Setup of v19:
Design saw2sin, start of the top module:
module saw2sin
( input  var        i_clk
, input  var [15:0] i_saw
, output var [15:0] o_sin
);
For scale: ~6800 cells after synthesis, about 33 I/O pins, ~44000 um^2 of cells after synthesis.
==> flow/config.mk <==
export PLATFORM = sky130hd
export DESIGN_NAME = saw2sin
export DESIGN_NICKNAME = saw2sin
export VERILOG_FILES = /design/flow/design.v
export SDC_FILE = /design/flow/constraint.sdc
export NUM_CORES = 4
export LEC_CHECK = 0
export ABC_AREA = 1
export CAP_MARGIN = 15
export CORE_MARGIN = 2
export CORE_UTILIZATION = 72
export CTS_CLUSTER_DIAMETER = 400
export CTS_CLUSTER_SIZE = 99
export PLACE_DENSITY_LB_ADDON = 0.02
export SLEW_MARGIN = 20
export TNS_END_PERCENT = 10
==> flow/constraint.sdc <==
create_clock -name core_clock -period 38.2 [get_ports {i_clk}]
set_input_delay 7.6400 -clock core_clock [delete_from_list [all_inputs] [get_ports {i_clk}]]
set_output_delay 7.6400 -clock core_clock [all_outputs]
set_load 0.01 [all_outputs]
run.sh (not shown) runs the stock make flow with config.mk's settings and CLKGATE_MAP_FILE=.
v19 | ERROR | 3_5_place_dp
Modified inputs, v1 compared to v19
- removing ABC_AREA (formerly 1)
- removing PLACE_DENSITY_LB_ADDON (formerly 0.02)
- changing CAP_MARGIN from 15 to 20
- removing TNS_END_PERCENT (formerly 10)
- changing CORE_UTILIZATION from 72 to 65
- removing CTS_CLUSTER_DIAMETER (formerly 400)
- removing CTS_CLUSTER_SIZE (formerly 99)
- changing the clock period (ns, I/O delays scaled along) from 38.2 to 67.6
- v1: no failed stages, no open violations at the end
- Xor and xnor fraction of the mapped netlist area | v1 above v19
- For the post-synthesis share of cell area spent on and, or, nand and nor gates, v1 came in 7.4 points lower than v19 did.
- Changes observed in v1 relative to v19: mean instance size in the synthesized netlist saw an increase, die area saw an increase, sequential cell area fraction in the yosys report saw little to no change, number of cell instances after yosys synthesis saw a decrease, chip area line of the yosys report saw a decrease.
- v1 ends up with a synthesized cell count that is 728 lower than in v19.
- v1 vs. v19: adder and majority gate portion of the synthesized area has increased, flop and latch count out of synthesis stayed essentially flat.

---

The RTL this note starts from:
==> flow/design.v <==
`default_nettype none
module cordic
( input  var [15:0] i_qph  
, output var [15:0] o_sin  
);
logic [15:0] i_x;
logic [15:0] i_y;
always_comb i_x = i_qph[15] ? 16'h0000 : 16'hDBD9;
always_comb i_y = i_qph[15] ? 16'hDBD9 : 16'h0000;
logic [22:0] cordic_angle [0:18];
always_comb cordic_angle[ 0] = 23'h25C80A;  
always_comb cordic_angle[ 1] = 23'h13F670;  
always_comb cordic_angle[ 2] = 23'h0A2223;  
always_comb cordic_angle[ 3] = 23'h05161A;  
always_comb cordic_angle[ 4] = 23'h028BAF;  
always_comb cordic_angle[ 5] = 23'h0145EC;  
always_comb cordic_angle[ 6] = 23'h00A2F8;  
always_comb cordic_angle[ 7] = 23'h00517C;  
always_comb cordic_angle[ 8] = 23'h0028BE;  
always_comb cordic_angle[ 9] = 23'h00145F;  
always_comb cordic_angle[10] = 23'h000A2F;  
always_comb cordic_angle[11] = 23'h000517;  
always_comb cordic_angle[12] = 23'h00028B;  
always_comb cordic_angle[13] = 23'h000145;  
always_comb cordic_angle[14] = 23'h0000A2;  
always_comb cordic_angle[15] = 23'h000051;  
always_comb cordic_angle[16] = 23'h000028;  
always_comb cordic_angle[17] = 23'h000014;  
always_comb cordic_angle[18] = 23'h00000A;  
/*verilator lint_off UNOPTFLAT*/
logic [18:0] x [0:19];
logic [18:0] y [0:19];
logic [22:0] p [0:19];
/*verilator lint_on UNOPTFLAT*/
always_comb x[0] = {1'b0, i_x, {2{1'b0}}};
always_comb y[0] = {1'b0, i_y, {2{1'b0}}};
always_comb p[0] = {i_qph, {7{1'b0}}};
/*verilator lint_off ALWCOMBORDER*/
for (genvar i = 0; i < 19; i = i + 1) begin: l_cordic_steps
  always_comb
    if (p[i][22]) begin
      x[i+1] = x[i] + (y[i] >>> (i+1));
      y[i+1] = y[i] - (x[i] >>> (i+1));
      p[i+1] = p[i] + cordic_angle[i];
    end else begin
      x[i+1] = x[i] - (y[i] >>> (i+1));
      y[i+1] = y[i] + (x[i] >>> (i+1));
      p[i+1] = p[i] - cordic_angle[i];
    end
end
/*verilator lint_on ALWCOMBORDER*/
always_comb
  if (i_qph > 16'd65508)   o_sin = 16'hFFFE;
  else if (i_qph < 16'd32) o_sin = i_qph + (i_qph >> 1);
  else                     o_sin = y[19][17:2];
endmodule
`default_nettype none
module saw2sin
( input  var        i_clk
, input  var [15:0] i_saw
, output var [15:0] o_sin
);
logic invert;
always_comb invert = i_saw[15];
logic reverse;
always_comb reverse = i_saw[14];
logic [15:0] qsaw;
always_comb qsaw = reverse
  ? {~i_saw[13:0], 2'b11}  
  : {i_saw[13:0], 2'b01};  
logic [15:0] qsin;
cordic cordic
( .i_qph (qsaw)
, .o_sin (qsin)
);
logic [16:0] sin;
always_ff @(posedge i_clk) sin <= reverse
  ? (invert ? ~{1'b1, qsin[15:0]}           
            : {1'b1, qsin[15:0]} + 17'd1)   
  : (invert ? ~{1'b1, qsin[15:0]} + 17'd2   
            : {1'b1, qsin[15:0]} + 17'd0);  
always_comb o_sin = sin[16:1];
endmodule
clock: 95.9 ns
lec_check: 0
cap_margin: 5
cell_pad_in_sites_detail_placement: 2
cell_pad_in_sites_global_placement: 0
core_margin: 4
core_utilization: 54
cts_cluster_size: 57
hold_slack_margin: 0.15
max_routing_layer: met4
place_density_lb_addon: 0.17
setup_slack_margin: -2.0
slew_margin: 20
The baseline aborted during detailed placement (3_5_place_dp) with DPL-0033.
Rerun with:
CAP_MARGIN = 20   (was 5)
CELL_PAD_IN_SITES_DETAIL_PLACEMENT = unset   (was 2)
CELL_PAD_IN_SITES_GLOBAL_PLACEMENT = unset   (was 0)
CORE_MARGIN = 2   (was 4)
CORE_UTILIZATION = 40   (was 54)
CTS_CLUSTER_SIZE = 13   (was 57)
HOLD_SLACK_MARGIN = 0.04   (was 0.15)
MAX_ROUTING_LAYER = unset   (was met4)
SETUP_SLACK_MARGIN = unset   (was -2.0)
What happened:
- With this change the flow finished clean
- synthesized cell count is unchanged
- synthesized area is unchanged
- die area rose by a quarter to a third
Rerun with:
CORE_UTILIZATION = 15   (was 40)
CTS_CLUSTER_SIZE = unset   (was 13)
HOLD_SLACK_MARGIN = unset   (was 0.04)
PLACE_DENSITY_LB_ADDON = unset   (was 0.17)
clock period = 76.6 ns   (was 95.9 ns; I/O delays follow)
- The changed run went through all stages and came out clean
- worst setup slack degrades by 7.7 ns
- sequential cell count is unchanged
- core utilization is lower by 25 points
- count of clock-buffer cells in the layout is unchanged
Rerun with:
CORE_UTILIZATION = 57   (was 15)
clock period = 58.1 ns   (was 76.6 ns; I/O delays follow)
After rerunning: The changed run did not get past global routing (5_1_grt). Area after synthesis is unchanged. Die size went down by well over a third. Synthesized cell count is unchanged.
Rerun with:
CORE_UTILIZATION = 72   (was 57)
CTS_CLUSTER_DIAMETER = 312   (was unset)
CTS_CLUSTER_SIZE = 92   (was unset)
clock period = 19.9 ns   (was 58.1 ns; I/O delays follow)
The new run failed in detailed placement (3_5_place_dp); die size fell by 21%; synthesized area stays the same; synthesized cell count does not change.
